==> inputs of run Y <==
Design EC_TOP, start of the top module:
module EC_TOP(
    clk, rst_n, in_valid,
    in_Px, in_Py, in_Qx, in_Qy, in_prime, in_a,
    out_valid, out_Rx, out_Ry
);
input clk, rst_n, in_valid;
input [6-1:0] in_Px, in_Py, in_Qx, in_Qy, in_prime, in_a;
output reg out_valid;
output reg [6-1:0] out_Rx, out_Ry;
localparam S_IDLE = 0;
localparam S_IN_DATA = 1;
localparam S_P_ADD = 2;
localparam S_P_DOU = 3;
localparam S_XR_YR = 4;
localparam S_OUT = 5;
parameter IP_WIDTH = 6;
reg [2:0] current_state, next_state;
reg [3:0] cnt_s_p;
reg [2:0] cnt_xr_yr;
reg [5:0] px_reg;
reg [5:0] py_reg;
reg [5:0] qx_reg;
reg [5:0] qy_reg;
reg [5:0] a_reg;
reg [5:0] prime_reg;
wire [5:0] p_sub_xp;
wire [5:0] p_sub_yp;
wire [5:0] p_sub_xq;
wire [5:0] p_sub_xr;
wire [6:0] xq_xp1;
wire [6:0] yq_yp1;
wire [7:0] xr_w;
wire [6:0] xp2_3_a;
reg [5:0] xr_reg ;
reg [5:0] s_reg;
reg [11:0] mod_in;
wire [5:0] mod_out;
reg [IP_WIDTH-1:0]  IN_2;
wire [IP_WIDTH-1:0] OUT_INV;
reg [5:0] yp2_ip;
wire [6:0] xp_xr1;
wire [11:0]mul_out;
reg [5:0] mul_in1, mul_in2;
wire [6:0] s_xp_xr1_yp1;
always@(posedge clk or negedge rst_n) begin
    if(!rst_n)
        current_state <= S_IDLE;
    else
        current_state <= next_state;
end
always@(*) begin
    case (current_state)
        S_IDLE:    next_state = in_valid? S_IN_DATA:S_IDLE;
        S_IN_DATA: next_state = (px_reg==qx_reg && py_reg==qy_reg)? S_P_DOU:S_P_ADD;
        S_P_ADD:   next_state = (cnt_s_p==4)? S_XR_YR:S_P_ADD;
        S_P_DOU:   next_state = (cnt_s_p==8)? S_XR_YR:S_P_DOU;
        S_XR_YR:   next_state = (cnt_xr_yr==6)? S_OUT:S_XR_YR;
        S_OUT:     next_state = S_IDLE;
        default: next_state = S_IDLE;
    endcase
end
always @(posedge clk or negedge rst_n) begin
    if (!rst_n) 
        cnt_s_p <= 0;    
    else begin
        if(current_state==S_P_ADD && cnt_s_p<=3)
            cnt_s_p <= cnt_s_p + 1;
        else if(current_state==S_P_DOU && cnt_s_p<=7)
            cnt_s_p <= cnt_s_p + 1;
        else
            cnt_s_p <= 0;
    end  
end
always @(posedge clk or negedge rst_n) begin
    if (!rst_n) 
  ...
export LEC_CHECK = 0
export ABC_AREA = 1
export CAP_MARGIN = 10
export CELL_PAD_IN_SITES_DETAIL_PLACEMENT = 0
export CORE_ASPECT_RATIO = 0.69
export CORE_MARGIN = 8
export CORE_UTILIZATION = 40
export CTS_CLUSTER_DIAMETER = 51
export GPL_ROUTABILITY_DRIVEN = 1
export MIN_ROUTING_LAYER = met2
export SLEW_MARGIN = 40
export TNS_END_PERCENT = 5
create_clock -name core_clock -period 77.0 [get_ports {clk}]
run.sh (not shown) runs the stock make flow with config.mk's settings and CLKGATE_MAP_FILE=.
==> run R (differences from run Y) <==
==> flow/config.mk (replaced) <==
export PLATFORM = sky130hd
export DESIGN_NAME = EC_TOP
export DESIGN_NICKNAME = EC_TOP
export VERILOG_FILES = /design/flow/design.v
export SDC_FILE = /design/flow/constraint.sdc
export NUM_CORES = 4
export LEC_CHECK = 0
export ABC_AREA = 0
export CAP_MARGIN = 20
export CORE_ASPECT_RATIO = 0.5
export CORE_MARGIN = 8
export CORE_UTILIZATION = 58
export CTS_CLUSTER_DIAMETER = 74
export GPL_ROUTABILITY_DRIVEN = 0
export HOLD_SLACK_MARGIN = -0.07
export MAX_ROUTING_LAYER = met4
export SETUP_SLACK_MARGIN = -2.0
export SLEW_MARGIN = 0
export TNS_END_PERCENT = 40
==> notes <==
- Run R completed with no timing, DRC or antenna violations. Run Y finished but fails on design-rule violations.
- Sequential cell count is the same in run R and run Y.
- Against run R, the worst setup slack of run Y is better by 6100 ps.
- Between run R and run Y, the lower area after synthesis is in run R (gap 2.5%, measured against run Y).
- Global-route usage: run Y is higher than run R (4.3 points).
- Against run R, the clock skew of run Y is lower by 5.0 ps.
- Clock-buffer cell count is the same in run R and run Y.
- Against run Y, the via count of run R is smaller by 33%.

* * *

==> job 2198: inputs <==
Starting RTL as in the previous note.
Settings: LEC_CHECK=0, ABC_AREA=1, CAP_MARGIN=15, CORE_MARGIN=2, CORE_UTILIZATION=72, CTS_CLUSTER_DIAMETER=202, CTS_CLUSTER_SIZE=70, GPL_ROUTABILITY_DRIVEN=0, MAX_ROUTING_LAYER=met4, PLACE_DENSITY_LB_ADDON=0.01, SETUP_SLACK_MARGIN=4.07, SLEW_MARGIN=20; clock period 14.2 ns.
==> job 4565 (differences from job 2198) <==
ABC_AREA = default   (was 1)
CAP_MARGIN = 20   (was 15)
CORE_UTILIZATION = 40   (was 72)
CTS_CLUSTER_DIAMETER = default   (was 202)
CTS_CLUSTER_SIZE = default   (was 70)
GPL_ROUTABILITY_DRIVEN = default   (was 0)
MAX_ROUTING_LAYER = default   (was met4)
PLACE_DENSITY_LB_ADDON = default   (was 0.01)
SETUP_SLACK_MARGIN = default   (was 4.07)
==> flow/constraint.sdc (replaced) <==
create_clock -name core_clock -period 72.4 [get_ports {clk}]
set_input_delay 14.4800 -clock core_clock [delete_from_list [all_inputs] [get_ports {clk}]]
set_output_delay 14.4800 -clock core_clock [all_outputs]
set_load 0.01 [all_outputs]
==> job 343 (differences from job 2198) <==
ABC_AREA = default   (was 1)
CAP_MARGIN = 20   (was 15)
CORE_UTILIZATION = 65   (was 72)
CTS_CLUSTER_DIAMETER = default   (was 202)
CTS_CLUSTER_SIZE = default   (was 70)
GPL_ROUTABILITY_DRIVEN = default   (was 0)
MAX_ROUTING_LAYER = default   (was met4)
PLACE_DENSITY_LB_ADDON = default   (was 0.01)
SETUP_SLACK_MARGIN = default   (was 4.07)
==> flow/constraint.sdc (replaced) <==
create_clock -name core_clock -period 59.2 [get_ports {clk}]
set_input_delay 11.8400 -clock core_clock [delete_from_list [all_inputs] [get_ports {clk}]]
set_output_delay 11.8400 -clock core_clock [all_outputs]
set_load 0.01 [all_outputs]
==> flow_summary_export.csv <==
group,metric,value,unit
outcome,status,"did not finish",
outcome,stop_stage,"clock tree synthesis (4_1_cts)",
outcome,firstError,"[ERROR DPL-0033] detailed placement checks failed during check placement.",
synth,yosysUniqueCellTypes,75,
synth,yosys_area,25300,µm²
synth,ys_cells,3679,
synth,common_cells,"748 x nand2_1, 612 x inv_1, 416 x ha_1",
synth,ys_seq_share,0.109,
synth,synth_area,25300,µm²
placement,place_inst,4871,
synth,top_cells_by_area,"ha_1 21%, nand2_1 11%, dfrtp_1 11%",
placement,place_ws,-41700,ps
die,core_util_floorplan,0.732,
synth,ys_sh_aoi,0.141,
die,dieArea,36600,µm²
synth,simple_gate_area_frac,0.260,
die,core,34500,µm²
synth,mux_share,0.00564,
synth,syn_inst,3679,
placement,placed_cell_area,32100,µm²
synth,adder_share,0.292,
die,rows,68,
(the above is from job 2198)
==> flow_summary_export.csv <==
group,metric,value,unit
outcome,status,"complete, but fails checks",
outcome,so_faults,"negative setup slack",
placement,placed_cell_area,26900,µm²
synth,yosysUniqueCellTypes,100,
sta,setup_viol,12,
die,rows,71,
synth,simple_gate_area_frac,0.185,
synth,ys_seq_share,0.112,
synth,yosys_area,24600,µm²
synth,common_cells,"416 x ha_1, 299 x nor2_1, 292 x inv_1",
placement,place_ws,-2460,ps
synth,mux_share,0.0476,
die,core,37500,µm²
synth,ys_cells,3098,
die,dieArea,39500,µm²
sta,finalWorstSetupSlack,-2240,ps
die,core_util_floorplan,0.657,
(the above is from job 343)
==> flow_summary_export.csv <==
group,metric,value,unit
die,core,60600,µm²
die,rows,90,
die,core_util_floorplan,0.407,
die,dieArea,63600,µm²
sta,setup_viol,0,
clock_network,clk_latency,370,ps
synth,adder_share,0.300,
synth,top_cells_by_area,"ha_1 21%, dfrtp_1 11%, fa_1 8.9%",
synth,simple_gate_area_frac,0.185,
outcome,status,"complete, no violations",
placement,place_inst,3878,
synth,yosys_area,24600,µm²
synth,mux_share,0.0476,
synth,common_cells,"416 x ha_1, 299 x nor2_1, 292 x inv_1",
synth,yosysUniqueCellTypes,100,
synth,synth_area,24600,µm²
global_routing,grt_most_used_layer,"met2",
synth,ys_seq_share,0.112,
synth,syn_inst,3098,
(the above is from job 4565)
